$ cat config.mk
export PLATFORM = sky130hd
export DESIGN_NAME = SuperBallPickupMasterRotaryChampionDeluxe5
export DESIGN_NICKNAME = SuperBallPickupMasterRotaryChampionDeluxe5
export VERILOG_FILES = /design/flow/design.v
export SDC_FILE = /design/flow/constraint.sdc
export NUM_CORES = 4
export LEC_CHECK = 0
export ABC_AREA = 1
export CAP_MARGIN = 30
export CELL_PAD_IN_SITES_DETAIL_PLACEMENT = 1
export CORE_ASPECT_RATIO = 1.72
export CORE_MARGIN = 2
export CORE_UTILIZATION = 25
export CTS_CLUSTER_SIZE = 85
export GPL_ROUTABILITY_DRIVEN = 1
export MAX_ROUTING_LAYER = met4
export PLACE_DENSITY_LB_ADDON = 0.13
export SETUP_SLACK_MARGIN = -0.05
export SLEW_MARGIN = 20
$ cat constraint.sdc
create_clock -name core_clock -period 8.36 [get_ports {clk}]
set_input_delay 1.6720 -clock core_clock [delete_from_list [all_inputs] [get_ports {clk}]]
set_output_delay 1.6720 -clock core_clock [all_outputs]
set_load 0.01 [all_outputs]
$ cat design.v
`timescale 1ns / 1ps
module Contador_Comparador(
	input	clk, rst,
	input enable,
	output reg iguales	
	);
reg [25:0] CuentaCada20ns;
always @ (posedge rst or posedge clk) 
	begin
	  if (rst) CuentaCada20ns <= 0;  
	  else if (iguales) CuentaCada20ns <= 0;
			else if (enable) CuentaCada20ns <= CuentaCada20ns +1;
			else CuentaCada20ns <= CuentaCada20ns;
	end
always @(CuentaCada20ns)
	begin
		if (CuentaCada20ns == 5_000) 
			iguales = 'b1; 
		else iguales = 0;
end
endmodule
`timescale 1ns / 1ps
module Debouncer(
    input Clock,
    input Reset,
    input Switch,
    output reg One_Shot,
	 output reg Sw_Clean
    );
	 parameter [2:0] Ini  = 'b000;
	 parameter [2:0] Shot = 'b001;
	 parameter [2:0] Off1 = 'b011;
	 parameter [2:0] Sw_1 = 'b010;
	 parameter [2:0] Off2 = 'b110;
	 wire Delay_End;
	 reg [2:0] Status;
	 always @ (posedge Reset, posedge Clock)
		begin
			if (Reset)
				Status <= Ini;
			else
				case (Status)
					Ini: if (Switch)
						Status <= Shot;
					else
						Status <= Ini; 
					Shot: Status <= Off1;
					Off1: if (Delay_End)
						Status <= Sw_1;
					else
						Status <= Off1;
					Sw_1: if (~Switch)
						Status <= Off2;
					else
						Status <= Sw_1;
					Off2: if (Delay_End)
						Status <= Ini;
					else
						Status <= Off2;
					default: Status <= Ini;
				endcase
		end
	always @ (Status)
		begin
			case (Status)
				Ini:  begin One_Shot = 'b0; Sw_Clean = 'b0; end
				Shot: begin One_Shot = 'b1; Sw_Clean = 'b0; end
				Off1: begin One_Shot = 'b0; Sw_Clean = 'b1; end
				Sw_1: begin One_Shot = 'b0; Sw_Clean = 'b0; end
				Off2: begin One_Shot = 'b0; Sw_Clean = 'b1; end
				default: begin One_Shot = 'b0; Sw_Clean = 'b0; end
			endcase
		end
	Contador_Comparador CC(.clk(Clock), .rst(Reset), .enable(Switch), .iguales(Delay_End));
endmodule
`timescale 1ns / 1ps
module MaquinaEstados(
	input A,
	input B,
	input clk,
	input reset,
	output reg inc,
	output reg dec
);
parameter espera = 'b0000;
parameter a_0    = 'b0001; 
parameter a_1    = 'b0010; 
parameter b_0    = 'b0011; 
parameter b_1    = 'b0100; 
reg [2:0] estado;
always @ (posedge clk, posedge reset)
begin
	if(reset)
		estado <= 0;
	else
	begin
		case(estado)
		espera:
		begin
			if(A == 1 && B == 0) estado <= a_0;
			else if(B == 1 && A == 0) estado <= b_0;
		end
		a_0:
		begin
			if(B)	estado <= a_1;
		end
		b_0:
		begin
			if(A) estado <= b_1;
		end
		a_1:
		begin
			estado <= espera;
		end
		b_1:
		begin
			estado <= espera;
		end
		default:	estado <= espera;
		endcase
	end
end
always @ (estado)
begin
	case(estado)
	espera:
	begin
		inc = 0;
		dec = 0;
	end
	a_0:
	begin
		inc = 0;
		dec = 0;
	end
	b_0:
	begin
		inc = 0;
		dec = 0;
	end
	a_1:
	begin
		inc = 1;
		dec = 0;
	end
	b_1:
	begin
		inc = 0;
		dec = 1;
	end
	default:
	begin
		inc = 0;
		dec = 0;
	end
	endcase
end
endmodule
`timescale 1ns / 1ps
module SumadorRotary #(parameter [11:0] resetValue = 12'd0)(
	input clk,
	input reset,
	input inc,
	input dec,
	output reg [15:0] result
    );
parameter increase = 15;
	always @ (posedge reset or posedge clk)
		begin
		if(reset) result <= resetValue;
		else if(inc)
		begin
			result <= result+increase;
		end
		else if(dec)
		begin
				result <= result-increase;
		end
		end
endmodule
`timescale 1ns / 1ps
module RotaryEncoders #(parameter [11:0] resetValue = 12'd0)(
	input clk,
	input reset,
	input LeftA,
	input LeftB,
	input RightA,
	input RightB,
	output [15:0] result,
	output [15:0] result2,
	output moved		 
    );
	 wire LeftA_shot;
	 wire LeftB_shot;
	 wire RightA_shot;
	 wire RightB_shot;
	 wire increase;
	 wire decrease;
	 wire [15:0] res;
	 wire increase2;
	 wire decrease2;
	 wire [15:0] res2;
	 Debouncer deb1(.Clock(clk), .Reset(reset), .Switch(LeftA), .Sw_Clean(LeftA_shot));
	 Debouncer deb2(.Clock(clk), .Reset(reset), .Switch(LeftB), .Sw_Clean(LeftB_shot));
	 MaquinaEstados maquina1(.A(LeftA_shot), .B(LeftB_shot), .clk(clk), .reset(reset), .inc(increase), .dec(decrease));
	 SumadorRotary #(resetValue) sumador(.clk(clk), .reset(reset), .inc(increase), .dec(decrease), .result(res));
	 Debouncer deb4(.Clock(clk), .Reset(reset), .Switch(RightA), .Sw_Clean(RightA_shot));
	 Debouncer deb3(.Clock(clk), .Reset(reset), .Switch(RightB), .Sw_Clean(RightB_shot));
	 MaquinaEstados maquina2(.A(RightA_shot), .B(RightB_shot), .clk(clk), .reset(reset), .inc(increase2), .dec(decrease2));
	 SumadorRotary #(resetValue) sumador2(.clk(clk), .reset(reset), .inc(increase2), .dec(decrease2), .result(res2));
	 assign result = res;
	 assign result2 = res2;
	 assign moved = increase | decrease | increase2 | decrease2;
endmodule
`timescale 1ns / 1ps
module clockdiv(
	input wire clk,		 
	input wire clr,		 
	output wire dclk,		 
	output wire segclk	 
	);
reg [16:0] q;
always @(posedge clk or posedge clr)
begin
	if (clr == 1)
		q <= 0;
	else
		q <= q + 1;
end
assign segclk = q[16];
assign dclk = q[0];
endmodule
`timescale 1ns / 1ps
module vga640x480(
	input wire clk,			      
	input wire pix_en,		      
	input wire moved,		      
	input wire clr,	           
	input [15:0] posx,
	input [15:0] posy,
	input [15:0] posx2,
	input [15:0] posy2,
	output wire hsync,		  
	output wire vsync,		 
	output reg[2:0] red,	      
	output reg[2:0] green,    
	output reg[1:0] blue,	    
	output [3:0] score1,
	output [3:0] score2
	);
parameter cursor_width  = 20;
parameter cursor_height = 20;
parameter ball_size = 10;
reg [15:0] ball_x;
reg [15:0] ball_y;
localparam [6:0] cursor_size_player1 = 20;
localparam [6:0] cursor_size_player2 = 20;
reg [3:0] player1_score;
reg [3:0] player2_score;
reg [7:0] player1_color;
reg [7:0] player2_color;
parameter hpixels  = 800;        
parameter vlines   = 521;       
parameter hpulse   = 96; 	    
parameter vpulse   = 2; 	   
parameter hbp      = 144; 	  
parameter hfp      = 784; 	 
parameter vbp      = 31;   
parameter vfp      = 511; 
reg [9:0] hc;
reg [9:0] vc;
always @(posedge clk or posedge clr)
begin
	if (clr == 1)
	begin
		hc <= 0;
		vc <= 0;
	end
	else if (pix_en)
	begin
		if (hc < hpixels - 1)
			hc <= hc + 1;
		else
		begin
			hc <= 0;
			if (vc < vlines - 1)
				vc <= vc + 1;
			else
				vc <= 0;
		end
	end
end
assign hsync = (hc < hpulse) ? 0:1;
assign vsync = (vc < vpulse) ? 0:1;
reg printH_player1;
reg printV_player1;
reg printH_ball;
reg printV_ball;
reg printH_player2;
reg printV_player2;
always @*
begin
	printV_player1 = (vc > vbp + posy && vc < vbp + posy + cursor_size_player1);
	printV_player2 = (vc > vbp + posy2 && vc < vbp + posy2 + cursor_size_player2);
	printV_ball    = (vc > vbp + ball_y && vc < vbp + ball_y + ball_size);
end
always @*
begin
	printH_player1 = (hc > hbp + posx && hc < hbp + posx + cursor_size_player1);
	printH_player2 = (hc > hbp + posx2 && hc < hbp + posx2 + cursor_size_player2);
	printH_ball    = (hc > hbp + ball_x && hc < hbp + ball_x + ball_size);
end
always @ (printH_player1, printV_player1, printH_player2, printV_player2, printH_ball, printV_ball, player1_color, player2_color)
begin
	if(printH_player1 && printV_player1 && printH_ball && printV_ball && printH_player2 && printV_player2)
	begin
		red = 3'b101;
		green = 3'b110;
		blue = 2'b01;
	end
	else if(printH_player1 && printV_player1)
	begin
		red = player1_color[7:5];
		green = player1_color[4:2];
		blue = player1_color[1:0];
	end
	else if(printH_player2 && printV_player2)
	begin
		red = player2_color[7:5];
		green = player2_color[4:2];
		blue = player2_color[1:0];
	end
	else if(printH_ball && printV_ball)
	begin
		red = 3'b001;
		green = 3'b111;
		blue = 2'b01;
	end
	else
	begin
		red = 3'b000;
		green = 3'b000;
		blue = 2'b00;
	end
end
reg [8:0] random;
always @(posedge clk or posedge clr)
begin
	if (clr == 1)
		random <= 0;
	else if (pix_en)
	begin
		if (random == 400)
			random <= 0;
		else
			random <= random + 1'b1;
	end
end
reg moved_q;
always @(posedge clk or posedge clr)
begin
	if (clr == 1)
	begin
		moved_q <= 0;
		ball_x <= 300;
		ball_y <= 300;
		player1_score <= 0;
		player2_score <= 0;
		player1_color <= 8'b11100110;
		player2_color <= 8'b00101011;
	end
	else
	begin
		moved_q <= moved;
		if (moved_q)
		begin
			if((ball_x >= posx && ball_x <= posx + cursor_size_player1) && (ball_y >= posy && ball_y <= posy + cursor_size_player1))
			begin
				ball_x <= random[8:0] ;
				ball_y <= random[8:0] ;
				player1_score <= player1_score + 1;
				player1_color <= player1_color+1;
			end
			else if((ball_x >= posx2 && ball_x <= posx2 + cursor_size_player2) && (ball_y >= posy2 && ball_y <= posy2 + cursor_size_player2))
			begin
				ball_x <= random[8:0] ;
				ball_y <= random[8:0] ;
				player2_score <= player2_score + 1;
				player2_color <= player2_color+1;
			end
		end
	end
end
assign score1 = player1_score;
assign score2 = player2_score;
endmodule
`timescale 1ns / 1ps
module nCounter #(parameter integer limit=2, parameter busSize = 4)(
    input clk, enable, rst,
    output reg [busSize-1:0] count,
	 output reg overflow
    );
	 always @ (posedge rst, posedge clk)
	 begin
		if(rst)
		begin
			count<='b0;
			overflow <= 0;
		end
		else
		begin
		overflow <= 0;
		if(count == limit)  
			begin
				count<='b0;
				overflow <= 1;
			end
		else if(enable)
			count<=count+'b1;
		end
	 end
endmodule
`timescale 1ns / 1ps
module Timer #(parameter busSize = 26, parameter binTime = 50_000_000)(
    input clk, enable, rst,
    output reg toggle
    );
	 reg [busSize-1:0] localCount;
	 reg [busSize-1:0] limit;
	always @ (posedge rst, posedge clk) 
	begin
		if (rst) begin localCount <= 0; limit <= binTime; end
		else if (toggle) localCount <= 0;
		else if (enable) localCount <= localCount +1;
	end
	always @ (limit, localCount) 
	begin
		if (localCount == limit) toggle = 'b1; 
		else toggle = 'b0;
	end
endmodule
`timescale 1ns / 1ps
module Mux4_4(
    input [3:0] numA,
	 input [3:0] numB,
	 input [3:0] numC,
	 input [3:0] numD,
    input [1:0] sw,
    output [3:0] out
    );
	 assign out = (sw[0] == 1) ? (sw[1] == 1 ? numD : numB) : (sw[1] == 1 ? numC : numA);
endmodule
`timescale 1ns / 1ps
module bin_to_hex(
    input w,
    input x,
    input y,
    input z,
    output [6:0] num
    );
		assign num[6]= (~w&~x&~y&z)| (~w&x&~y&~z)| (w&x&~y&z)| (w&~x&y&z);
		assign num[5]= (w&x&y&z)| (w&x&y&~z)| (w&x&~y&~z)| (w&~x&y&z)|(~w&x&y&~z)|(~w&x&~y&z);
		assign num[4]= (~w&~x&y&~z)| (w&x&~y&~z)| (w&x&y);
		assign num[3]= (x&y&z)| (~x&~y&z)| (w&~x&y&~z)| (~w&x&~y&~z);
		assign num[2]= (~w&z)| (~x&~y&z)| (~w&x&~y);
		assign num[1] = (~w&~x&~y&z)| (~w&~x&y&z)| (~w&~x&y&~z)| (~w&x&y&z)| (w&x&~y&z);
		assign num[0]= (~w&~x&~y)| (~w&x&y&z)| (w&x&~y&~z);
endmodule
`timescale 1ns / 1ps
module Display(
	 input clk,
	 input rst,
	 input [3:0]A, 
	 input [3:0]B, 
	 input [3:0]C, 
	 input [3:0]D,
    output [6:0] numOut,
    output [3:0] transistor
    );
	 wire tggl;
	 wire [1:0] switcher;
	 wire [3:0] currentNumber;
	 Timer #(22, 250_000) dispTimer(.clk(clk), .enable(1'b1), .rst(rst), .toggle(tggl));  
	 nCounter #(4, 2) switch(.clk(clk),.count(switcher), .enable(tggl), .rst(rst), .overflow());  
	 Mux4_4 numbers(.sw(switcher), .numA(D), .numB(C), .numC(B), .numD(A), .out(currentNumber));
	 Mux4_4 oneCold(.sw(switcher), .numA(4'b0111), .numB(4'b1011), .numC(4'b1101), .numD(4'b1110), .out(transistor));
	 bin_to_hex converter(.w(currentNumber[3]),.x(currentNumber[2]),.y(currentNumber[1]),.z(currentNumber[0]), .num(numOut));	 
endmodule
`timescale 1ns / 1ps
module SuperBallPickupMasterRotaryChampionDeluxe5(
	input LeftA,
	input LeftB,
	input RightA,
	input RightB,
	input LeftA2,
	input LeftB2,
	input RightA2,
	input RightB2,
	input wire clk,			 
	input wire reset,			 
	output wire [6:0] seg,	 
	output wire [3:0] an,	 
	output wire dp,			 
	output wire [2:0] red,	 
	output wire [2:0] green, 
	output wire [1:0] blue,	 
	output wire hsync,		 
	output wire vsync,			 
	output resetOut
	);
wire segclk;
wire dclk;
assign dp = 1;
wire [15:0] posx;
wire [15:0] posy;
wire [15:0] posx2;
wire [15:0] posy2;
wire moved1;
wire moved2;
RotaryEncoders #(12'd100) rot(.clk(clk),.reset(reset), .LeftA(LeftA),.LeftB(LeftB),.RightA(RightA),.RightB(RightB),.result(posx),.result2(posy),.moved(moved1));
RotaryEncoders #(12'd400) rot2(.clk(clk),.reset(reset), .LeftA(LeftA2),.LeftB(LeftB2),.RightA(RightA2),.RightB(RightB2),.result(posx2),.result2(posy2),.moved(moved2));
clockdiv U1(.clk(clk),.clr(reset),.segclk(segclk),.dclk(dclk));
wire [3:0] score1;
wire [3:0] score2;
vga640x480 U3(.clk(clk),.pix_en(~dclk),.moved(moved1 | moved2),.clr(reset),.hsync(hsync),.vsync(vsync), .posx(posx), .posy(posy),  .posx2(posx2), .posy2(posy2), .red(red),.green(green),.blue(blue),.score1(score1),.score2(score2));
Display outputDisp(.clk(clk),.rst(reset),.A(4'b0001),.B(score1),.C(4'b0010),.D(score2),.numOut(seg),.transistor(an));
assign resetOut = reset;
endmodule
$ cat run.sh
#!/bin/bash
# the make line also repeats each setting of config.mk as NAME=value (left out here)
make -C /OpenROAD-flow-scripts/flow DESIGN_CONFIG=/design/flow/config.mk WORK_HOME=/design/flow/orfs CLKGATE_MAP_FILE= finish
==> results.sh, run 1 <==
# physical design summary
export IMPL_flop_cell="dfrtp_1"
export IMPL_slew_headroom_pct=25.4
export IMPL_p_seq_mw=2.35
export IMPL_min_from="rot2.deb3.Status[3]$_DFF_PP0_"
export IMPL_most_common_cell="nand2_1"
export IMPL_maxCapViolCount=0
export IMPL_cts_max_path_buffers=3
export IMPL_power_frac_seq_pct=44.7
export IMPL_die_height_um=465
export IMPL_pg_comb_mw=0.454
export IMPL_status="timing/DRC/antenna clean"
export IMPL_pre_cts_ws_ns=1.88
export IMPL_dpl_hpwl_um=74100
export IMPL_coreArea_sq_mm=0.123
export IMPL_die_area_sq_mm=0.127
export IMPL_tightest_slew_ns=1.12
export IMPL_hold_path_end="rot2.deb3.Status[4]$_DFF_PP0_"
export IMPL_common_cells="nand2_1 (850), inv_1 (646), nor2_1 (416)"
export IMPL_tns_ns=0
export IMPL_fin_ws_ns=1.25
export IMPL_clk_insertion_delay_late_ns=0.65
export IMPL_via_per_inst=4.69
export IMPL_min_period_over_period_pct=85.0
export IMPL_rrSetupSlack_ns=4.24
export IMPL_rr_startpoint="rot2.sumador.result[2]$_DFFE_PP0P_"
export IMPL_switching_share_pct=27.0
export IMPL_tool_warnings=71
export IMPL_place_congestion=0.851
export IMPL_grt_pass1_wl_um=156000
export IMPL_clkTransAtPathRegs_ns=0.07
export IMPL_rsz0062_at_grt="false"
export IMPL_cts_tree="yes"
export IMPL_r2r_cells=15
export IMPL_clockRootBuffer="clkbuf_16"
export IMPL_synth_seq_share_pct=34.1
export IMPL_ys_sh_mux_pct=0
export IMPL_ys_warn_count=9
export IMPL_fmax_ghz=0.141
export IMPL_area_delta_synth_final_pct=13.4
export IMPL_cts_buffers_inserted=50
export IMPL_synth_compound_area_share_pct=10.5
export IMPL_pwr_share_comb_pct=8.6
export IMPL_first_iter_violations=888
export IMPL_setup_viol=0
export IMPL_yosys_area_top_type_share_pct=31.0
export IMPL_num_rows=169
export IMPL_top_power_group="clock"
export IMPL_hold_path_class="flip-flop to flip-flop"
export IMPL_p_per_area_mw_per_mm2=150
export IMPL_ys_sh_simple_pct=27.8
export IMPL_endpoint="green[1]"
export IMPL_crit_cells=20
export IMPL_cp_data_required_time_ns=6.69
export IMPL_path_buffers=3
export IMPL_wl_per_cell_um=16.1
export IMPL_htree_levels=2
export IMPL_path_class="flip-flop to output pin"
export IMPL_drt_wl_total_um=94700
export IMPL_antenna_found_initial=2
export IMPL_p_int_mw=3.84
export IMPL_route_antenna_remaining_nets=0
export IMPL_reg2reg_to="U3.player2_score[0]$_DFFE_PP0P_"
export IMPL_yosys_stat_area_sq_mm=0.0309
export IMPL_grtUsageTotal_pct=15.6
export IMPL_gr_total_overflow=0
export IMPL_postCtsSetupBuffers=0
export IMPL_initCoreUtil_pct=25.1
export IMPL_ys_types=71
export IMPL_arrival_ns=5.43
export IMPL_ys_cells=4161
export IMPL_cp_startpoint="U3.ball_x[1]$_DFFE_PP0P_"
export IMPL_area_leaders="dfrtp_1 (31%), ha_1 (12%), nand2_1 (10%)"
export IMPL_p_clk_share_pct=46.6
export IMPL_crit_top_cell="nor2_1"
export IMPL_cts_hold_fix_buffers=0
export IMPL_synth_async_reset_ratio_pct=100
export IMPL_dr_pass1_iters=4
export IMPL_peakVddDrop_v=0.000119
export IMPL_edf_count=0
export IMPL_syn_nets=4471
export IMPL_ctsResizeCount=0
export IMPL_cpLargestDelayFamily="simple AND/OR/NAND/NOR gates"
export IMPL_fin_crit_ns=7.11
export IMPL_syn_area_sq_mm=0.0309
export IMPL_synthAdderAreaFrac_pct=12.2
export IMPL_clock_net_power_mw=2.45
export IMPL_die_x_um=272
export IMPL_syn_inst=4161
export IMPL_top_logic_kind="simple AND/OR/NAND/NOR gates"
export IMPL_ios=33
export IMPL_layout_nets=4529
export IMPL_slowest_stage="clkdlybuf4s50_1"
export IMPL_grt_pass1_vias=29996
export IMPL_crit_chain="inv_1 -> ha_1 -> xnor2_1 -> inv_1 -> ha_1 -> o21ai_0 -> nor2_1 -> nand2_1 -> nor2_1 -> a21oi_1 -> ha_1 -> a211o_1 -> a211oi_1 -> nand4_1 -> nor2_1 -> nand3_4 -> nand2_1 -> nor2_1 -> nor2_1 -> clkdlybuf4s50_1"
export IMPL_critPathMaxStageDelay_ns=0.62
export IMPL_grt_max_degree=159
export IMPL_fillers=15059
export IMPL_drc=0
export IMPL_yosys_area_top_type="dfrtp_1"
export IMPL_cp_end_kind="output pin"
export IMPL_worstHoldPathCells=1
export IMPL_cp_start_kind="flip-flop"
export IMPL_hold_violations=0
export IMPL_fin_skew_ns=0.0327
export IMPL_ys_flops=420
export IMPL_netSwitchingPower_mw=1.42
export IMPL_vias=27584
export IMPL_xor_share_pct=6.66
export IMPL_syn_avg_cell_area_sq_um=7.43
export IMPL_io_buffer_count=31
export IMPL_clkSinkCount=420
export IMPL_postLayoutCoreUtil_pct=28.5
export IMPL_final_max_slew_violation_count=0
export IMPL_cp_max_fo=9
export IMPL_p_leak_nw=17.0
-- per-stage QoR --
step                hold slack, ns  total power [mW]  std cells  instance area (sq um)
finish                       0.438              5.26       5886                  35100
global route                 0.456              5.55       5886                  35100
detailed placement           0.428              2.86       5790                  33200
floorplan                    0.417              2.71       4161                  30900
CTS                          0.443              5.40       5883                  35000
global placement             0.425              2.85       5789                  33200
-- layer usage --
metal | vias up | track usage, % | wire, um | part of all wire (%)
met5 | - | - | 0 | 0
met2 | 204 | 31.0 | 53400 | 56
li1 | 13783 | - | - | -
met1 | 13429 | 14.9 | 35100 | 37
met4 | 0 | 7.17 | 4630 | 4.9
met3 | 168 | 1.40 | 1630 | 1.7
-- area by class of cell --
type / count / area [sq um] / share of cell area [%]
Tap cell: 1624 / 2030 / 5.80
Antenna cell: 2 / 5.00 / 0.0143
Clock inverter: 19 / 334 / 0.953
Timing Repair Buffer: 48 / 468 / 1.33
Clock buffer: 74 / 1480 / 4.23
Sequential cell: 420 / 10600 / 30.1
Multi-Input combinational cell: 3042 / 17700 / 50.5
Inverter: 657 / 2470 / 7.05
==> inputs of run 2 (changes only) <==
Settings changed: CAP_MARGIN 30 to 20, CELL_PAD_IN_SITES_DETAIL_PLACEMENT 1 to not set, CELL_PAD_IN_SITES_GLOBAL_PLACEMENT set to 1, CORE_ASPECT_RATIO 1.72 to 0.72, CORE_MARGIN 2 to 4, CORE_UTILIZATION 25 to 50, CTS_CLUSTER_DIAMETER set to 226, CTS_CLUSTER_SIZE 85 to 11, GPL_ROUTABILITY_DRIVEN 1 to 0, GPL_TIMING_DRIVEN set to 0, MIN_ROUTING_LAYER set to met2, PLACE_DENSITY_LB_ADDON 0.13 to not set, SETUP_SLACK_MARGIN -0.05 to not set, SLEW_MARGIN 20 to 25, TNS_END_PERCENT set to 50.
Clock period 8.36 ns to 8.32 ns, I/O delays scaled along.
==> run 2 against run 1 <==
Against the previous run:
- clock skew rose by 0.015 ns
- clock-buffer cell count did not move
- sequential share of layout area rose by 1.0 points
- power fell by 9.2%
- area after synthesis did not move
- still clean on timing, DRC and antenna
- wire length fell by 15%
- register-to-register slack got worse by 0.06 ns
- utilization rose by 27 points
==> results.sh, run 2 <==
# physical design summary
export IMPL_ys_warn_count=9
export IMPL_grt_max_degree=32
export IMPL_htree_levels=2
export IMPL_grt_pass1_wl_um=132000
export IMPL_cts_max_path_buffers=3
export IMPL_dr_pass1_iters=12
export IMPL_min_period_over_period_pct=90.5
export IMPL_postCtsSetupBuffers=0
export IMPL_coreArea_sq_mm=0.0613
export IMPL_hold_path_end="rot.deb2.Status[4]$_DFF_PP0_"
export IMPL_setup_viol=0
export IMPL_arrival_ns=5.86
export IMPL_tns_ns=0
export IMPL_r2r_cells=17
export IMPL_ys_cells=4161
export IMPL_synth_seq_share_pct=34.1
export IMPL_endpoint="blue[1]"
export IMPL_tool_warnings=69
export IMPL_fin_crit_ns=7.53
export IMPL_area_leaders="dfrtp_1 (31%), ha_1 (12%), nand2_1 (10%)"
export IMPL_common_cells="nand2_1 (850), inv_1 (646), nor2_1 (416)"
export IMPL_cts_buffers_inserted=44
export IMPL_final_max_slew_violation_count=0
export IMPL_syn_area_sq_mm=0.0309
export IMPL_drt_wl_total_um=80500
export IMPL_yosys_stat_area_sq_mm=0.0309
export IMPL_hold_violations=0
export IMPL_ys_sh_simple_pct=27.8
export IMPL_peakVddDrop_v=0.000174
export IMPL_path_class="flip-flop to output pin"
export IMPL_fin_ws_ns=0.791
export IMPL_cts_tree="yes"
export IMPL_gr_total_overflow=0
export IMPL_path_buffers=3
export IMPL_crit_top_cell="nand2_1"
export IMPL_area_delta_synth_final_pct=9.73
export IMPL_clockRootBuffer="clkbuf_16"
export IMPL_route_antenna_remaining_nets=0
export IMPL_pre_cts_ws_ns=1.88
export IMPL_rr_startpoint="rot2.sumador.result[4]$_DFFE_PP1P_"
export IMPL_clkSinkCount=420
export IMPL_synth_async_reset_ratio_pct=100
export IMPL_hold_path_class="flip-flop to flip-flop"
export IMPL_ys_types=71
export IMPL_rrSetupSlack_ns=4.18
export IMPL_grt_pass1_vias=40725
export IMPL_cp_max_fo=8
export IMPL_die_x_um=301
export IMPL_cp_start_kind="flip-flop"
export IMPL_top_power_group="sequential cells"
export IMPL_reg2reg_to="U3.ball_x[6]$_DFFE_PP0P_"
export IMPL_ys_sh_mux_pct=0
export IMPL_clock_net_power_mw=1.94
export IMPL_synth_compound_area_share_pct=10.5
export IMPL_cts_hold_fix_buffers=0
export IMPL_syn_inst=4161
export IMPL_p_clk_share_pct=40.6
export IMPL_cp_end_kind="output pin"
export IMPL_power_mw=4.78
export IMPL_ctsResizeCount=0
export IMPL_slowest_stage="nor2_1"
export IMPL_fmax_ghz=0.133
export IMPL_most_common_cell="nand2_1"
export IMPL_netSwitchingPower_mw=1.37
export IMPL_power_frac_seq_pct=49.3
export IMPL_edf_count=0
export IMPL_ys_flops=420
export IMPL_final_cell_area_sq_mm=0.0339
export IMPL_antenna_found_initial=0
export IMPL_pwr_share_comb_pct=10.1
export IMPL_cp_data_required_time_ns=6.66
export IMPL_p_leak_nw=16.9
export IMPL_drc=0
export IMPL_cpLargestDelayFamily="simple AND/OR/NAND/NOR gates"
export IMPL_ios=33
export IMPL_status="timing/DRC/antenna clean"
export IMPL_yosys_area_top_type="dfrtp_1"
export IMPL_p_per_area_mw_per_mm2=141
export IMPL_synthAdderAreaFrac_pct=12.2
export IMPL_syn_avg_cell_area_sq_um=7.43
export IMPL_fin_cells=5117
export IMPL_place_inst=5037
export IMPL_placed_area_sq_mm=0.0326
export IMPL_clkTransAtPathRegs_ns=0.08
export IMPL_wl_per_cell_um=15.7
export IMPL_rsz0062_at_grt="false"
export IMPL_slew_headroom_pct=30.7
export IMPL_grtUsageTotal_pct=38.6
export IMPL_first_iter_violations=5058
export IMPL_maxCapViolCount=0
export IMPL_switching_share_pct=28.7
export IMPL_syn_nets=4471
export IMPL_cp_startpoint="rot2.sumador2.result[0]$_DFFE_PP0P_"
export IMPL_initCoreUtil_pct=50.5
export IMPL_tightest_slew_ns=1.04
export IMPL_clk_insertion_delay_late_ns=0.65
export IMPL_flop_cell="dfrtp_1"
export IMPL_top_logic_kind="simple AND/OR/NAND/NOR gates"
export IMPL_crit_chain="clkinv_1 -> ha_1 -> inv_1 -> nand2_1 -> nand2_1 -> nand3_1 -> a21oi_1 -> nand3_1 -> nor2_1 -> xor2_1 -> ha_1 -> a21oi_1 -> a21boi_0 -> nor2_1 -> nand3_4 -> nand2_1 -> nor2_1 -> nand3_1 -> nand2_1 -> clkdlybuf4s50_1"
export IMPL_crit_cells=20
export IMPL_p_int_mw=3.41
export IMPL_die_area_sq_mm=0.0659
export IMPL_fin_skew_ns=0.0473
export IMPL_io_buffer_count=31
export IMPL_yosys_area_top_type_share_pct=31.0
export IMPL_num_rows=77
export IMPL_xor_share_pct=6.66
export IMPL_critPathMaxStageDelay_ns=0.64
export IMPL_pg_comb_mw=0.484
export IMPL_die_height_um=219
export IMPL_layout_nets=4564
export IMPL_p_seq_mw=2.35
export IMPL_via_per_inst=7.51
export IMPL_min_from="rot.deb2.Status[3]$_DFF_PP0_"
export IMPL_worstHoldPathCells=1
export IMPL_dpl_hpwl_um=57800
export IMPL_vias=38439
-- run 2: layout make-up --
cell class | instances | area, sq um
Clock buffer | 74 | 1230
Buffer | 42 | 209
Sequential cell | 420 | 10600
Inverter | 657 | 2470
Clock inverter | 3 | 57.6
Multi-Input combinational cell | 3042 | 17700
Timing Repair Buffer | 47 | 653
Antenna cell | 3 | 7.51
Tap cell | 829 | 1040
Fill cell | 5988 | 27300
-- run 2: through the flow --
stage,util (%),hold WS [ns]
2_1_floorplan,-,0.417
3_3_place_gp,52.7,0.422
6_report,55.4,0.435
5_1_grt,55.4,0.451
3_5_place_dp,53.2,0.426
4_1_cts,55.3,0.442
-- run 2: per-layer routing --
metal | vias up | track usage (%) | routed length (um)
li1 | 13734 | - | -
met1 | 14307 | - | 0
met2 | 9764 | 38.7 | 37700
met3 | 634 | 59.3 | 38100
met4 | 0 | 5.03 | 4700
met5 | - | - | 0
==> inputs of run 3 (changes only) <==
Settings changed: ABC_AREA 1 to not set, CELL_PAD_IN_SITES_GLOBAL_PLACEMENT 1 to not set, CORE_ASPECT_RATIO 0.72 to not set, CORE_MARGIN 4 to 2, CORE_UTILIZATION 50 to 14, CTS_CLUSTER_DIAMETER 226 to not set, CTS_CLUSTER_SIZE 11 to not set, GPL_ROUTABILITY_DRIVEN 0 to not set, GPL_TIMING_DRIVEN 0 to not set, MAX_ROUTING_LAYER met4 to not set, MIN_ROUTING_LAYER met2 to not set, SLEW_MARGIN 25 to 20, TNS_END_PERCENT 50 to not set.
Clock period 8.32 ns to 20.4 ns, I/O delays scaled along.
==> run 3 against run 2 <==
Against the previous run:
- global-route usage down 32 points
- largest cell class unchanged
- combinational power down 68%
- critical endpoint is now green[0]
- via count shrank 43%
- critical path type unchanged
- sequential cell count unchanged
- still clean on timing, DRC and antenna
==> results.sh, run 3 <==
# physical design summary
export IMPL_p_clk_share_pct=43.8
export IMPL_initCoreUtil_pct=14.1
export IMPL_vias=22055
export IMPL_path_class="flip-flop to output pin"
export IMPL_ys_sh_simple_pct=20.1
export IMPL_fmax_ghz=0.0941
export IMPL_fin_skew_ns=0.0454
export IMPL_r2r_cells=13
export IMPL_drt_wl_total_um=67300
export IMPL_xor_share_pct=12.6
export IMPL_io_buffer_count=31
export IMPL_cp_startpoint="rot.sumador2.result[2]$_DFFE_PP1P_"
export IMPL_fin_ws_ns=9.78
export IMPL_rr_startpoint="rot.sumador2.result[4]$_DFFE_PP0P_"
export IMPL_hold_path_end="rot2.deb1.Status[4]$_DFF_PP0_"
export IMPL_cp_start_kind="flip-flop"
export IMPL_top_logic_kind="simple AND/OR/NAND/NOR gates"
export IMPL_syn_inst=3086
export IMPL_cts_hold_fix_buffers=0
export IMPL_reg2reg_to="U3.ball_x[7]$_DFFE_PP0P_"
export IMPL_ios=33
export IMPL_power_frac_seq_pct=48.3
export IMPL_arrival_ns=6.54
export IMPL_grt_max_degree=168
export IMPL_grt_pass1_vias=22125
export IMPL_syn_area_sq_mm=0.0285
export IMPL_tns_ns=0
export IMPL_cp_max_fo=9
export IMPL_cp_data_required_time_ns=16.32
export IMPL_route_antenna_remaining_nets=0
export IMPL_cpLargestDelayFamily="simple AND/OR/NAND/NOR gates"
export IMPL_cts_max_path_buffers=3
export IMPL_syn_avg_cell_area_sq_um=9.25
export IMPL_die_x_um=456
export IMPL_whs_ns=0.427
export IMPL_most_common_cell="dfrtp_1"
export IMPL_min_from="rot2.deb1.Status[3]$_DFF_PP0_"
export IMPL_switching_share_pct=26.6
export IMPL_postCtsSetupBuffers=0
export IMPL_maxCapViolCount=0
export IMPL_clkSinkCount=420
export IMPL_fin_crit_ns=10.62
export IMPL_clk_insertion_delay_late_ns=0.63
export IMPL_peakVddDrop_v=0.0000614
export IMPL_worstHoldPathCells=1
export IMPL_slew_headroom_pct=17.5
export IMPL_pwr_share_comb_pct=7.9
export IMPL_edf_count=0
export IMPL_p_per_area_mw_per_mm2=59.1
export IMPL_drc=0
export IMPL_p_leak_nw=14.3
export IMPL_num_rows=165
export IMPL_tightest_slew_ns=1.21
export IMPL_yosys_area_top_type_share_pct=33.6
export IMPL_grtUsageTotal_pct=6.39
export IMPL_antenna_found_initial=2
export IMPL_cts_tree="yes"
export IMPL_synth_async_reset_ratio_pct=100
export IMPL_pre_cts_ws_ns=10.48
export IMPL_placed_area_sq_mm=0.0320
export IMPL_final_max_slew_violation_count=0
export IMPL_p_int_mw=1.46
export IMPL_wl_per_cell_um=11.6
export IMPL_syn_nets=3396
export IMPL_flop_cell="dfrtp_1"
export IMPL_clock_net_power_mw=0.870
export IMPL_rsz0062_at_grt="false"
export IMPL_setup_viol=0
export IMPL_area_leaders="dfrtp_1 (34%), ha_1 (13%), xnor2_1 (8.1%)"
export IMPL_path_buffers=2
export IMPL_rrSetupSlack_ns=16.11
export IMPL_p_seq_mw=0.959
export IMPL_clockRootBuffer="clkbuf_16"
export IMPL_htree_levels=2
export IMPL_critPathMaxStageDelay_ns=0.99
export IMPL_ys_types=90
export IMPL_area_delta_synth_final_pct=17.8
export IMPL_dpl_hpwl_um=48800
export IMPL_layout_nets=3416
export IMPL_synth_seq_share_pct=37.0
export IMPL_status="timing/DRC/antenna clean"
export IMPL_grt_pass1_wl_um=113000
export IMPL_gr_total_overflow=0
export IMPL_hold_violations=0
export IMPL_common_cells="dfrtp_1 (383), ha_1 (296), xnor2_1 (264)"
export IMPL_place_congestion=0.834
export IMPL_cts_buffers_inserted=48
export IMPL_via_per_inst=3.79
export IMPL_final_cell_area_sq_mm=0.0336
export IMPL_coreArea_sq_mm=0.202
export IMPL_cp_end_kind="output pin"
export IMPL_die_height_um=456
export IMPL_ys_flops=420
export IMPL_crit_cells=16
export IMPL_yosys_area_top_type="dfrtp_1"
export IMPL_min_period_over_period_pct=52.1
export IMPL_crit_chain="inv_1 -> ha_1 -> nand2b_1 -> a21oi_1 -> xnor2_1 -> ha_1 -> nand4_1 -> nor3_1 -> a2111oi_0 -> nand4_1 -> or4b_1 -> nor4_1 -> nand3_1 -> mux2_2 -> a211oi_1 -> clkdlybuf4s50_1"
export IMPL_clkTransAtPathRegs_ns=0.06
export IMPL_top_power_group="sequential cells"
export IMPL_ctsResizeCount=0
export IMPL_first_iter_violations=1150
export IMPL_netSwitchingPower_mw=0.527
export IMPL_tool_warnings=73
export IMPL_hold_path_class="flip-flop to flip-flop"
export IMPL_endpoint="green[0]"
export IMPL_yosys_stat_area_sq_mm=0.0285
export IMPL_synth_compound_area_share_pct=11.7
export IMPL_ys_warn_count=9
export IMPL_ys_cells=3086
export IMPL_ys_sh_mux_pct=1.69
export IMPL_die_area_sq_mm=0.208
export IMPL_postLayoutCoreUtil_pct=16.6
export IMPL_slowest_stage="a211oi_1"
export IMPL_pg_comb_mw=0.157
export IMPL_dr_pass1_iters=5
export IMPL_synthAdderAreaFrac_pct=13.3
-- run 3: area by class of cell --
| cell class | count | area [sq um] |
|---|---|---|
| fillers | 22560 | 169000 |
| multi-input cells | 2407 | 17000 |
| flip-flops and latches | 420 | 10600 |
| well taps | 2672 | 3340 |
| clock buffers | 73 | 1380 |
| inverters | 181 | 687 |
| repair buffers | 48 | 450 |
| clock inverters | 17 | 205 |
| diodes | 1 | 2.50 |
-- run 3: layer usage --
layer / global-route usage (%) / vias up / part of all wire (%)
li1: - / 10961 / -
met1: 8.11 / 10749 / 46
met2: 11.0 / 252 / 47
met3: 0.947 / 91 / 3.3
met4: 2.22 / 2 / 3.2
met5: 0 / - / 0.018
-- run 3: stage by stage --
step	power, mW	cells
floorplan	1.09	3086
global placement	1.13	5728
detailed placement	1.13	5728
CTS	2.03	5818
global route	2.09	5818
finish	1.99	5819
==> inputs of run 4 (changes only) <==
Settings changed: ABC_AREA set to 1, CELL_PAD_IN_SITES_GLOBAL_PLACEMENT set to 1, CORE_ASPECT_RATIO set to 0.69, CORE_MARGIN 2 to 7, CORE_UTILIZATION 14 to 40, CTS_CLUSTER_SIZE set to 77, MAX_ROUTING_LAYER set to met4, SLEW_MARGIN 20 to 30, TNS_END_PERCENT set to 50.
Clock period 20.4 ns to 20.0 ns, I/O delays scaled along.
==> run 4 against run 3 <==
Against the previous run:
- still clean on timing, DRC and antenna
- clock-buffer cell count down 7
- hold slack better by 0.0065 ns
- power up 6.6%
- sequential power up 2.3%
- final area up 1.5%
- first-iteration DRC count up 46%
- combinational power up about 20%
- via count up 18%
- global-route usage up 13 points
- critical path type unchanged
- critical endpoint is now blue[0]
==> results.sh, run 4 <==
# physical design summary
export IMPL_rrSetupSlack_ns=15.99
export IMPL_synth_compound_area_share_pct=10.5
export IMPL_crit_top_cell="nor2_1"
export IMPL_arrival_ns=5.27
export IMPL_maxCapViolCount=0
export IMPL_cp_data_required_time_ns=16.00
export IMPL_dpl_hpwl_um=61000
export IMPL_edf_count=0
export IMPL_fin_skew_ns=0.0122
export IMPL_drc=0
export IMPL_cpLargestDelayFamily="simple AND/OR/NAND/NOR gates"
export IMPL_yosys_area_top_type_share_pct=31.0
export IMPL_crit_chain="inv_1 -> ha_1 -> xnor2_1 -> inv_1 -> ha_1 -> o21ai_0 -> nor2_1 -> nand2_1 -> nor2_1 -> a21oi_1 -> ha_1 -> a211o_1 -> a211oi_1 -> nand4_1 -> nor2_1 -> nand3_4 -> nand2_1 -> nor2_1 -> nor2_1 -> clkdlybuf4s50_1"
export IMPL_peakVddDrop_v=0.0000650
export IMPL_slowest_stage="dfrtp_1"
export IMPL_yosys_area_top_type="dfrtp_1"
export IMPL_io_buffer_count=31
export IMPL_num_antenna_cells=0
export IMPL_tns_ns=0
export IMPL_rsz0062_at_grt="false"
export IMPL_fin_ws_ns=10.73
export IMPL_status="timing/DRC/antenna clean"
export IMPL_cts_tree="yes"
export IMPL_pg_comb_mw=0.188
export IMPL_setup_viol=0
export IMPL_ys_warn_count=9
export IMPL_htree_levels=2
export IMPL_top_power_group="sequential cells"
export IMPL_path_class="flip-flop to output pin"
export IMPL_hold_path_end="rot2.deb3.Status[4]$_DFF_PP0_"
export IMPL_hold_path_class="flip-flop to flip-flop"
export IMPL_place_inst=5197
export IMPL_pre_cts_ws_ns=10.83
export IMPL_grt_pass1_vias=24586
export IMPL_route_antenna_remaining_nets=0
export IMPL_pwr_share_comb_pct=8.9
export IMPL_crit_cells=20
export IMPL_yosys_stat_area_sq_mm=0.0309
export IMPL_syn_nets=4471
export IMPL_r2r_cells=18
export IMPL_clockRootBuffer="clkbuf_16"
export IMPL_postLayoutCoreUtil_pct=44.7
export IMPL_final_cell_area_sq_mm=0.0341
export IMPL_netSwitchingPower_mw=0.571
export IMPL_tool_warnings=73
export IMPL_rr_startpoint="rot.sumador2.result[2]$_DFFE_PP1P_"
export IMPL_switching_share_pct=27.0
export IMPL_reg2reg_to="U3.player2_score[2]$_DFFE_PP0P_"
export IMPL_cts_max_path_buffers=3
export IMPL_cp_start_kind="flip-flop"
export IMPL_p_leak_nw=16.9
export IMPL_ctsResizeCount=0
export IMPL_min_period_over_period_pct=46.4
export IMPL_placed_area_sq_mm=0.0325
export IMPL_path_buffers=3
export IMPL_vias=26109
export IMPL_place_congestion=0.862
export IMPL_syn_inst=4161
export IMPL_clkSinkCount=420
export IMPL_cts_buffers_inserted=48
export IMPL_p_clk_share_pct=44.8
export IMPL_xor_share_pct=6.66
export IMPL_p_int_mw=1.55
export IMPL_grt_pass1_wl_um=134000
export IMPL_slew_headroom_pct=33.9
export IMPL_first_iter_violations=1680
export IMPL_final_max_slew_violation_count=0
export IMPL_num_rows=84
export IMPL_fin_cells=5286
export IMPL_dr_pass1_iters=5
export IMPL_ys_flops=420
export IMPL_die_height_um=245
export IMPL_fmax_ghz=0.108
export IMPL_initCoreUtil_pct=40.5
export IMPL_worstHoldPathCells=1
export IMPL_antenna_found_initial=0
export IMPL_cp_startpoint="U3.ball_x[1]$_DFFE_PP0P_"
export IMPL_ys_sh_simple_pct=27.8
export IMPL_common_cells="nand2_1 (850), inv_1 (646), nor2_1 (416)"
export IMPL_clk_insertion_delay_late_ns=0.60
export IMPL_die_x_um=349
export IMPL_tightest_slew_ns=0.991
export IMPL_clock_net_power_mw=0.947
export IMPL_flop_cell="dfrtp_1"
export IMPL_die_area_sq_mm=0.0854
export IMPL_p_seq_mw=0.981
export IMPL_syn_avg_cell_area_sq_um=7.43
export IMPL_endpoint="blue[0]"
export IMPL_grt_max_degree=146
export IMPL_clkTransAtPathRegs_ns=0.06
export IMPL_layout_nets=4525
export IMPL_ys_types=71
export IMPL_synth_seq_share_pct=34.1
export IMPL_whs_ns=0.434
export IMPL_area_leaders="dfrtp_1 (31%), ha_1 (12%), nand2_1 (10%)"
export IMPL_hold_violations=0
export IMPL_area_delta_synth_final_pct=10.4
export IMPL_power_frac_seq_pct=46.3
export IMPL_grtUsageTotal_pct=19.3
export IMPL_p_per_area_mw_per_mm2=62.0
export IMPL_cp_max_fo=9
export IMPL_cts_hold_fix_buffers=0
export IMPL_cp_end_kind="output pin"
export IMPL_postCtsSetupBuffers=0
export IMPL_fin_crit_ns=9.27
export IMPL_ys_sh_mux_pct=0
export IMPL_syn_area_sq_mm=0.0309
export IMPL_gr_total_overflow=0
export IMPL_drt_wl_total_um=80600
export IMPL_wl_per_cell_um=15.3
export IMPL_synth_async_reset_ratio_pct=100
export IMPL_ios=33
export IMPL_synthAdderAreaFrac_pct=12.2
export IMPL_most_common_cell="nand2_1"
export IMPL_min_from="rot2.deb3.Status[3]$_DFF_PP0_"
export IMPL_critPathMaxStageDelay_ns=0.61
export IMPL_via_per_inst=4.94
export IMPL_power_mw=2.12
export IMPL_top_logic_kind="simple AND/OR/NAND/NOR gates"
export IMPL_coreArea_sq_mm=0.0763
export IMPL_ys_cells=4161
[run 4: layout make-up]
cell class / instances / area, sq um
flip-flops and latches: 420 / 10600
clock inverters: 23 / 295
clock buffers: 66 / 1370
fillers: 7872 / 42200
well taps: 1032 / 1290
multi-input cells: 3042 / 17700
repair buffers: 46 / 435
inverters: 657 / 2480
[run 4: layer usage]
metal	routed length [um]	share of wire (%)	GRT usage (%)
met3	3570	4.4	2.82
met1	47700	59	32.2
met2	28000	35	23.9
met4	1350	1.7	3.58
met5	0	0	-
==> inputs of run 5 (changes only) <==
Settings changed: CELL_PAD_IN_SITES_GLOBAL_PLACEMENT 1 to not set, CORE_ASPECT_RATIO 0.69 to not set, CORE_MARGIN 7 to 2, CORE_UTILIZATION 40 to 72, CTS_CLUSTER_DIAMETER set to 232, CTS_CLUSTER_SIZE 77 to not set, GPL_ROUTABILITY_DRIVEN set to 0, PLACE_DENSITY_LB_ADDON set to 0.01, SETUP_SLACK_MARGIN set to 1.45, SLEW_MARGIN 30 to 20, TNS_END_PERCENT 50 to not set.
Clock period 20.0 ns to 5.63 ns, I/O delays scaled along.
==> run 5 against run 4 <==
Against the previous run:
- clock-buffer cell count shrank 2
- highest routed layer unchanged
- cell count shrank 8.7%
- still clean
- register-to-register slack lost 14 ns
- clock skew grew 0.013 ns
- via count grew 7.3%
- worst setup slack lost 10 ns
- global-route usage grew 15 points
- first-iteration DRC count grew 63%
- non-clock buffer count grew 37
==> results.sh, run 5 <==
# physical design summary
export IMPL_status="timing/DRC/antenna clean"
export IMPL_ys_types=71
export IMPL_clockRootBuffer="clkbuf_16"
export IMPL_area_delta_synth_final_pct=10.3
export IMPL_ys_cells=4161
export IMPL_reg2reg_to="U3.player2_color[2]$_DFFE_PP0P_"
export IMPL_power_frac_seq_pct=46.7
export IMPL_whs_ns=0.445
export IMPL_cp_startpoint="U3.ball_x[2]$_DFFE_PP1P_"
export IMPL_clk_insertion_delay_late_ns=0.61
export IMPL_peakVddDrop_v=0.000263
export IMPL_cts_tree="yes"
export IMPL_path_class="flip-flop to output pin"
export IMPL_syn_area_sq_mm=0.0309
export IMPL_dpl_hpwl_um=51700
export IMPL_cp_end_kind="output pin"
export IMPL_r2r_cells=17
export IMPL_fin_crit_ns=5.24
export IMPL_ys_sh_simple_pct=27.8
export IMPL_netSwitchingPower_mw=1.94
export IMPL_area_leaders="dfrtp_1 (31%), ha_1 (12%), nand2_1 (10%)"
export IMPL_coreArea_sq_mm=0.0421
export IMPL_crit_chain="inv_4 -> ha_1 -> nand2_1 -> nand2_1 -> nand2_2 -> inv_1 -> o21ai_1 -> nand2_1 -> nor2_2 -> nand3_1 -> xor2_1 -> ha_1 -> a211o_1 -> a211oi_2 -> nand4_1 -> nor2_4 -> nand3_4 -> buf_6 -> nand3_2 -> nand2_1 -> buf_2"
export IMPL_ios=33
export IMPL_grt_max_degree=169
export IMPL_p_per_area_mw_per_mm2=219
export IMPL_syn_inst=4161
export IMPL_slowest_stage="dfstp_2"
export IMPL_grt_pass1_wl_um=123000
export IMPL_num_antenna_cells=0
export IMPL_syn_nets=4471
export IMPL_rsz0062_at_grt="true"
export IMPL_top_power_group="sequential cells"
export IMPL_use_met1_pct=45.4
export IMPL_first_iter_violations=2736
export IMPL_yosys_area_top_type_share_pct=31.0
export IMPL_arrival_ns=4.11
export IMPL_layout_nets=4560
export IMPL_cp_data_required_time_ns=4.50
export IMPL_xor_share_pct=6.66
export IMPL_pwr_share_comb_pct=8.9
export IMPL_critPathMaxStageDelay_ns=0.58
export IMPL_cp_start_kind="flip-flop"
export IMPL_maxCapViolCount=0
export IMPL_cpLargestDelayFamily="simple AND/OR/NAND/NOR gates"
export IMPL_drc=0
export IMPL_min_from="rot2.deb4.Status[3]$_DFF_PP0_"
export IMPL_pre_cts_ws_ns=0.509
export IMPL_initCoreUtil_pct=73.4
export IMPL_hold_path_end="rot2.deb4.Status[4]$_DFF_PP0_"
export IMPL_die_area_sq_mm=0.0446
export IMPL_num_rows=75
export IMPL_power_mw=7.48
export IMPL_common_cells="nand2_1 (850), inv_1 (646), nor2_1 (416)"
export IMPL_antenna_found_initial=0
export IMPL_clkTransAtPathRegs_ns=0.06
export IMPL_fin_ws_ns=0.392
export IMPL_clock_net_power_mw=3.31
export IMPL_crit_cells=21
export IMPL_setup_viol=0
export IMPL_fin_skew_ns=0.0256
export IMPL_cts_buffers_inserted=46
export IMPL_slew_headroom_pct=25.2
export IMPL_final_max_slew_violation_count=0
export IMPL_gr_total_overflow=0
export IMPL_synth_seq_share_pct=34.1
export IMPL_edf_count=0
export IMPL_cts_max_path_buffers=3
export IMPL_wl_per_cell_um=15.2
export IMPL_p_leak_nw=17.2
export IMPL_p_clk_share_pct=44.3
export IMPL_grtUsageTotal_pct=33.9
export IMPL_ys_warn_count=9
export IMPL_rr_startpoint="rot2.sumador.result[4]$_DFFE_PP1P_"
export IMPL_fin_cells=4824
export IMPL_fmax_ghz=0.191
export IMPL_yosys_area_top_type="dfrtp_1"
export IMPL_rrSetupSlack_ns=1.87
export IMPL_tightest_slew_ns=1.12
export IMPL_place_inst=4704
export IMPL_cp_max_fo=8
export IMPL_synthAdderAreaFrac_pct=12.2
export IMPL_ys_sh_mux_pct=0
export IMPL_grt_util_met3_pct=4.16
export IMPL_ys_flops=420
export IMPL_htree_levels=2
export IMPL_most_common_cell="nand2_1"
export IMPL_gr_usage_met2_pct=54.4
export IMPL_die_height_um=211
export IMPL_route_antenna_remaining_nets=0
export IMPL_synth_compound_area_share_pct=10.5
export IMPL_top_logic_kind="simple AND/OR/NAND/NOR gates"
export IMPL_crit_top_cell="nand2_1"
export IMPL_p_seq_mw=3.49
export IMPL_tool_warnings=74
export IMPL_worstHoldPathCells=1
export IMPL_grt_pass1_vias=25991
export IMPL_via_per_inst=5.81
export IMPL_min_period_over_period_pct=93.0
export IMPL_drt_wl_total_um=73400
export IMPL_grt_busiest_layer="met2"
export IMPL_switching_share_pct=25.9
export IMPL_flop_cell="dfrtp_1"
export IMPL_yosys_stat_area_sq_mm=0.0309
export IMPL_die_x_um=211
export IMPL_dr_pass1_iters=6
export IMPL_clkSinkCount=420
export IMPL_endpoint="blue[1]"
export IMPL_vias=28022
export IMPL_p_int_mw=5.54
export IMPL_path_buffers=4
export IMPL_pg_comb_mw=0.668
export IMPL_io_buffer_count=31
export IMPL_synth_async_reset_ratio_pct=100
export IMPL_hold_violations=0
export IMPL_hold_path_class="flip-flop to flip-flop"
export IMPL_syn_avg_cell_area_sq_um=7.43
run 5: metal layers:
layer | vias up | routed length [um]
met5 | - | 0
met4 | 0 | 1950
met3 | 187 | 4510
met2 | 952 | 34400
met1 | 13034 | 32600
li1 | 13849 | -
run 5: stage by stage:
step / util [%] / cell area [sq um] / TNS [ns]
global placement: 75.6 / 31900 / 0
detailed placement: 75.6 / 31900 / 0
floorplan: - / 30900 / -433.29
global route: 81.0 / 34100 / 0
CTS: 80.3 / 33800 / 0
finish: 81.0 / 34100 / 0
run 5: final cells by class:
type                            instances  area (sq um)
Multi-Input combinational cell       3042         18000
Sequential cell                       420         10600
Timing Repair Buffer                   83           726
Inverter                              657          2490
Clock buffer                           64          1330
Tap cell                              539           674
Fill cell                            2910          8010
Clock inverter                         19           348
run 5: timing repair:
item	4_1_cts	5_1_grt
pin swaps	30	23
resized	76	49
hold buffers	0	0
gates cloned	0	0
setup buffers	19	18
endpoints found under the setup margin	8	13
==> inputs of run 6 (changes only) <==
Settings changed: CORE_UTILIZATION 72 to 65, CTS_CLUSTER_DIAMETER 232 to not set, GPL_ROUTABILITY_DRIVEN 0 to not set, MAX_ROUTING_LAYER met4 to not set, PLACE_DENSITY_LB_ADDON 0.01 to not set, SETUP_SLACK_MARGIN 1.45 to not set.
Clock period 5.63 ns to 13.9 ns, I/O delays scaled along.
==> run 6 against run 5 <==
Against the previous run:
- clock power decreased by 58%
- clock-buffer cell count decreased by 11
- critical endpoint is now red[0]
- die area increased by 11%
==> results.sh, run 6 <==
# physical design summary
export IMPL_cts_max_path_buffers=3
export IMPL_grt_pass1_vias=25540
export IMPL_dpl_hpwl_um=51000
export IMPL_reg2reg_to="U3.player2_score[0]$_DFFE_PP0P_"
export IMPL_pwr_share_comb_pct=8.6
export IMPL_ctsResizeCount=0
export IMPL_path_class="flip-flop to output pin"
export IMPL_tightest_slew_ns=0.988
export IMPL_cts_tree="yes"
export IMPL_die_x_um=222
export IMPL_placed_area_sq_mm=0.0319
export IMPL_peakVddDrop_v=0.000116
export IMPL_top_logic_kind="simple AND/OR/NAND/NOR gates"
export IMPL_ys_flops=420
export IMPL_clk_insertion_delay_late_ns=0.61
export IMPL_final_cell_area_sq_mm=0.0336
export IMPL_flop_cell="dfrtp_1"
export IMPL_num_rows=79
export IMPL_grt_pass1_wl_um=120000
export IMPL_fin_skew_ns=0.0269
export IMPL_crit_top_cell="nor2_1"
export IMPL_p_int_mw=2.26
export IMPL_yosys_area_top_type="dfrtp_1"
export IMPL_die_height_um=222
export IMPL_gr_total_overflow=0
export IMPL_postCtsSetupBuffers=0
export IMPL_ys_cells=4161
export IMPL_edf_count=0
export IMPL_tool_warnings=72
export IMPL_p_seq_mw=1.41
export IMPL_fin_crit_ns=7.80
export IMPL_synth_async_reset_ratio_pct=100
export IMPL_synth_compound_area_share_pct=10.5
export IMPL_cts_buffers_inserted=47
export IMPL_ys_sh_simple_pct=27.8
export IMPL_synth_seq_share_pct=34.1
export IMPL_cts_hold_fix_buffers=0
export IMPL_io_buffer_count=31
export IMPL_cp_startpoint="U3.ball_x[1]$_DFFE_PP0P_"
export IMPL_whs_ns=0.438
export IMPL_grtUsageTotal_pct=28.6
export IMPL_most_common_cell="nand2_1"
export IMPL_rrSetupSlack_ns=9.99
export IMPL_rsz0062_at_grt="false"
export IMPL_ys_sh_mux_pct=0
export IMPL_ys_types=71
export IMPL_place_inst=4769
export IMPL_crit_cells=20
export IMPL_cp_max_fo=9
export IMPL_drt_wl_total_um=69000
export IMPL_arrival_ns=5.02
export IMPL_maxCapViolCount=0
export IMPL_syn_avg_cell_area_sq_um=7.43
export IMPL_hold_violations=0
export IMPL_power_mw=3.07
export IMPL_clkSinkCount=420
export IMPL_first_iter_violations=2030
export IMPL_cpLargestDelayFamily="simple AND/OR/NAND/NOR gates"
export IMPL_ios=33
export IMPL_path_buffers=3
export IMPL_clkTransAtPathRegs_ns=0.07
export IMPL_die_area_sq_mm=0.0493
export IMPL_hold_path_class="flip-flop to flip-flop"
export IMPL_yosys_area_top_type_share_pct=31.0
export IMPL_fmax_ghz=0.128
export IMPL_p_leak_nw=16.9
export IMPL_syn_nets=4471
export IMPL_crit_chain="inv_1 -> ha_1 -> xnor2_1 -> inv_1 -> ha_1 -> o21ai_0 -> nor2_1 -> nand2_1 -> nor2_1 -> a21oi_1 -> ha_1 -> a211o_1 -> a211oi_1 -> nand4_1 -> nor2_1 -> nand3_4 -> nand2_1 -> nor2_1 -> nor2_1 -> clkdlybuf4s50_1"
export IMPL_min_from="rot.deb3.Status[3]$_DFF_PP0_"
export IMPL_power_frac_seq_pct=45.9
export IMPL_coreArea_sq_mm=0.0468
export IMPL_common_cells="nand2_1 (850), inv_1 (646), nor2_1 (416)"
export IMPL_min_period_over_period_pct=56.1
export IMPL_final_max_slew_violation_count=0
export IMPL_cp_end_kind="output pin"
export IMPL_area_leaders="dfrtp_1 (31%), ha_1 (12%), nand2_1 (10%)"
export IMPL_syn_inst=4161
export IMPL_syn_area_sq_mm=0.0309
export IMPL_area_delta_synth_final_pct=8.81
export IMPL_ys_warn_count=9
export IMPL_tns_ns=0
export IMPL_critPathMaxStageDelay_ns=0.55
export IMPL_antenna_found_initial=0
export IMPL_clockRootBuffer="clkbuf_16"
export IMPL_vias=26914
export IMPL_rr_startpoint="rot.sumador2.result[2]$_DFFE_PP1P_"
export IMPL_dr_pass1_iters=6
export IMPL_status="timing/DRC/antenna clean"
export IMPL_grt_max_degree=169
export IMPL_setup_viol=0
export IMPL_r2r_cells=18
export IMPL_via_per_inst=5.54
export IMPL_yosys_stat_area_sq_mm=0.0309
export IMPL_initCoreUtil_pct=66.1
export IMPL_top_power_group="sequential cells"
export IMPL_p_per_area_mw_per_mm2=91.3
export IMPL_slew_headroom_pct=34.2
export IMPL_slowest_stage="dfrtp_1"
export IMPL_place_congestion=0.910
export IMPL_cp_start_kind="flip-flop"
export IMPL_synthAdderAreaFrac_pct=12.2
export IMPL_route_antenna_remaining_nets=0
export IMPL_layout_nets=4521
export IMPL_fin_cells=4858
export IMPL_netSwitchingPower_mw=0.812
export IMPL_worstHoldPathCells=1
export IMPL_switching_share_pct=26.4
export IMPL_p_clk_share_pct=45.5
export IMPL_pg_comb_mw=0.265
export IMPL_drc=0
export IMPL_xor_share_pct=6.66
export IMPL_clock_net_power_mw=1.40
export IMPL_wl_per_cell_um=14.2
export IMPL_hold_path_end="rot.deb3.Status[4]$_DFF_PP0_"
export IMPL_endpoint="red[0]"
export IMPL_htree_levels=2
export IMPL_cp_data_required_time_ns=11.12
-- run 6: layout make-up --
cell class / instances / area (sq um)
well taps: 607 / 759
flip-flops and latches: 420 / 10600
clock inverters: 35 / 503
fillers: 3855 / 13100
inverters: 657 / 2470
multi-input cells: 3042 / 17700
diodes: 1 / 2.50
clock buffers: 53 / 1240
repair buffers: 43 / 413
-- run 6: per-layer routing --
metal	vias to the layer above	routed length (um)	track usage [%]
li1	13780	-	-
met1	12406	32800	40.3
met2	616	30800	46.3
met3	112	3670	3.46
met4	0	1710	8.67
met5	-	0	0
-- run 6: per-stage QoR --
stage / worst slack (ns) / util, %
floorplan: 5.48 / -
global placement: 6.91 / 68.2
detailed placement: 6.77 / 68.2
CTS: 6.11 / 72.0
global route: 5.67 / 72.0
finish: 6.10 / 72.0
==> inputs of run 7 (changes only) <==
Settings changed: ABC_AREA 1 to not set, CORE_UTILIZATION 65 to 72, CTS_CLUSTER_DIAMETER set to 360, CTS_CLUSTER_SIZE set to 25, PLACE_DENSITY_LB_ADDON set to 0.29, SETUP_SLACK_MARGIN set to -0.4.
Clock period 13.9 ns to 8.69 ns, I/O delays scaled along.
==> run 7 against run 6 <==
Against the previous run:
- cell count shrank 26%
- clock power decreased by 23%
- wire length fell by 7.9%
- global-route usage grew 2.6 points
- critical path depth down 4
- area after synthesis shrank 7.7%
- die area fell by 16%
- clock-buffer cell count shrank 20
- critical path type unchanged
==> results.sh, run 7 <==
# physical design summary
export IMPL_rrSetupSlack_ns=3.85
export IMPL_cp_data_required_time_ns=6.95
export IMPL_vias=22686
export IMPL_drt_wl_total_um=63600
export IMPL_final_max_slew_violation_count=0
export IMPL_pwr_share_comb_pct=10.2
export IMPL_fin_ws_ns=1.19
export IMPL_reg2reg_to="U3.ball_x[7]$_DFFE_PP0P_"
export IMPL_arrival_ns=5.77
export IMPL_yosys_area_top_type="dfrtp_1"
export IMPL_final_cell_area_sq_mm=0.0299
export IMPL_xor_share_pct=12.6
export IMPL_ys_flops=420
export IMPL_die_area_sq_mm=0.0413
export IMPL_route_antenna_remaining_nets=0
export IMPL_fin_crit_ns=7.50
export IMPL_min_from="rot.deb4.Status[3]$_DFF_PP0_"
export IMPL_status="timing/DRC/antenna clean"
export IMPL_synth_compound_area_share_pct=11.7
export IMPL_critPathMaxStageDelay_ns=0.65
export IMPL_crit_cells=16
export IMPL_ctsResizeCount=0
export IMPL_num_antenna_cells=0
export IMPL_via_per_inst=6.30
export IMPL_ys_cells=3086
export IMPL_cts_tree="yes"
export IMPL_p_clk_share_pct=29.1
export IMPL_dpl_hpwl_um=46500
export IMPL_yosys_area_top_type_share_pct=33.6
export IMPL_power_mw=3.72
export IMPL_edf_count=0
export IMPL_hold_violations=0
export IMPL_path_class="flip-flop to output pin"
export IMPL_ys_sh_simple_pct=20.1
export IMPL_die_x_um=203
export IMPL_cpLargestDelayFamily="simple AND/OR/NAND/NOR gates"
export IMPL_grt_pass1_wl_um=108000
export IMPL_yosys_stat_area_sq_mm=0.0285
export IMPL_top_power_group="sequential cells"
export IMPL_cts_hold_fix_buffers=0
export IMPL_clk_insertion_delay_late_ns=0.59
export IMPL_rr_startpoint="rot.sumador.result[4]$_DFFE_PP0P_"
export IMPL_grt_pass1_vias=22492
export IMPL_maxCapViolCount=0
export IMPL_p_seq_mw=2.26
export IMPL_postCtsSetupBuffers=0
export IMPL_cp_startpoint="rot.sumador2.result[2]$_DFFE_PP1P_"
export IMPL_syn_area_sq_mm=0.0285
export IMPL_gr_total_overflow=0
export IMPL_path_buffers=2
export IMPL_layout_nets=3381
export IMPL_num_rows=72
export IMPL_coreArea_sq_mm=0.0389
export IMPL_synthAdderAreaFrac_pct=13.3
export IMPL_placed_area_sq_mm=0.0293
export IMPL_area_delta_synth_final_pct=4.66
export IMPL_grtUsageTotal_pct=31.2
export IMPL_grt_util_met3_pct=3.10
export IMPL_tightest_slew_ns=1.06
export IMPL_peakVddDrop_v=0.000168
export IMPL_io_buffer_count=31
export IMPL_syn_nets=3396
export IMPL_fillers=2683
export IMPL_grt_busiest_layer="met2"
export IMPL_die_height_um=203
export IMPL_place_congestion=0.908
export IMPL_first_iter_violations=1453
export IMPL_tns_ns=0
export IMPL_cp_start_kind="flip-flop"
export IMPL_p_per_area_mw_per_mm2=124
export IMPL_synth_seq_share_pct=37.0
export IMPL_switching_share_pct=27.3
export IMPL_gr_usage_met2_pct=53.9
export IMPL_hold_path_end="rot.deb4.Status[4]$_DFF_PP0_"
export IMPL_place_inst=3567
export IMPL_initCoreUtil_pct=73.3
export IMPL_setup_viol=0
export IMPL_endpoint="green[0]"
export IMPL_clock_net_power_mw=1.08
export IMPL_min_period_over_period_pct=86.3
export IMPL_grt_max_degree=170
export IMPL_fmax_ghz=0.133
export IMPL_top_logic_kind="simple AND/OR/NAND/NOR gates"
export IMPL_ys_sh_mux_pct=1.69
export IMPL_drc=0
export IMPL_clkTransAtPathRegs_ns=0.12
export IMPL_whs_ns=0.440
export IMPL_cts_buffers_inserted=20
export IMPL_crit_chain="inv_1 -> ha_1 -> nand2b_1 -> a21oi_1 -> xnor2_1 -> ha_1 -> nand4_1 -> nor3_1 -> a2111oi_0 -> nand4_1 -> or4b_1 -> nor4_1 -> nand3_1 -> mux2_2 -> a211oi_1 -> clkdlybuf4s50_1"
export IMPL_r2r_cells=15
export IMPL_flop_cell="dfrtp_1"
export IMPL_common_cells="dfrtp_1 (383), ha_1 (296), xnor2_1 (264)"
export IMPL_syn_avg_cell_area_sq_um=9.25
export IMPL_rsz0062_at_grt="false"
export IMPL_synth_async_reset_ratio_pct=100
export IMPL_netSwitchingPower_mw=1.02
export IMPL_slowest_stage="dfstp_2"
export IMPL_dr_pass1_iters=5
export IMPL_cp_max_fo=9
export IMPL_clockRootBuffer="clkbuf_16"
export IMPL_antenna_found_initial=0
export IMPL_wl_per_cell_um=17.6
export IMPL_use_met1_pct=41.4
export IMPL_hold_path_class="flip-flop to flip-flop"
export IMPL_p_int_mw=2.70
export IMPL_tool_warnings=69
export IMPL_ios=33
export IMPL_cp_end_kind="output pin"
export IMPL_clkSinkCount=420
export IMPL_cts_max_path_buffers=3
export IMPL_ys_warn_count=9
export IMPL_ys_types=90
export IMPL_pre_cts_ws_ns=1.89
export IMPL_area_leaders="dfrtp_1 (34%), ha_1 (13%), xnor2_1 (8.1%)"
export IMPL_pg_comb_mw=0.379
export IMPL_fin_skew_ns=0.0510
export IMPL_p_leak_nw=13.8
export IMPL_power_frac_seq_pct=60.7
export IMPL_worstHoldPathCells=1
export IMPL_slew_headroom_pct=29.0
export IMPL_most_common_cell="dfrtp_1"
export IMPL_postLayoutCoreUtil_pct=76.8
export IMPL_syn_inst=3086
export IMPL_htree_levels=1
export IMPL_fin_cells=3602
run 7: area by class of cell:
class                      instances  area [sq um]  area share, %
multi-input combinational       2407         17000           57.0
inverter                         181           683           2.29
tap                              518           648           2.17
timing repair buffer              41           398           1.33
sequential                       420         10600           35.3
clock buffer                      33           549           1.84
clock inverter                     2          23.8         0.0796
run 7: metal layers:
| metal | vias up | wire length, um |
|---|---|---|
| met5 | - | 0 |
| met3 | 143 | 2540 |
| met4 | 0 | 1930 |
| li1 | 10863 | - |
| met1 | 11143 | 28100 |
| met2 | 537 | 31000 |
No activity file was given, so power comes from the tool's default toggle rates.
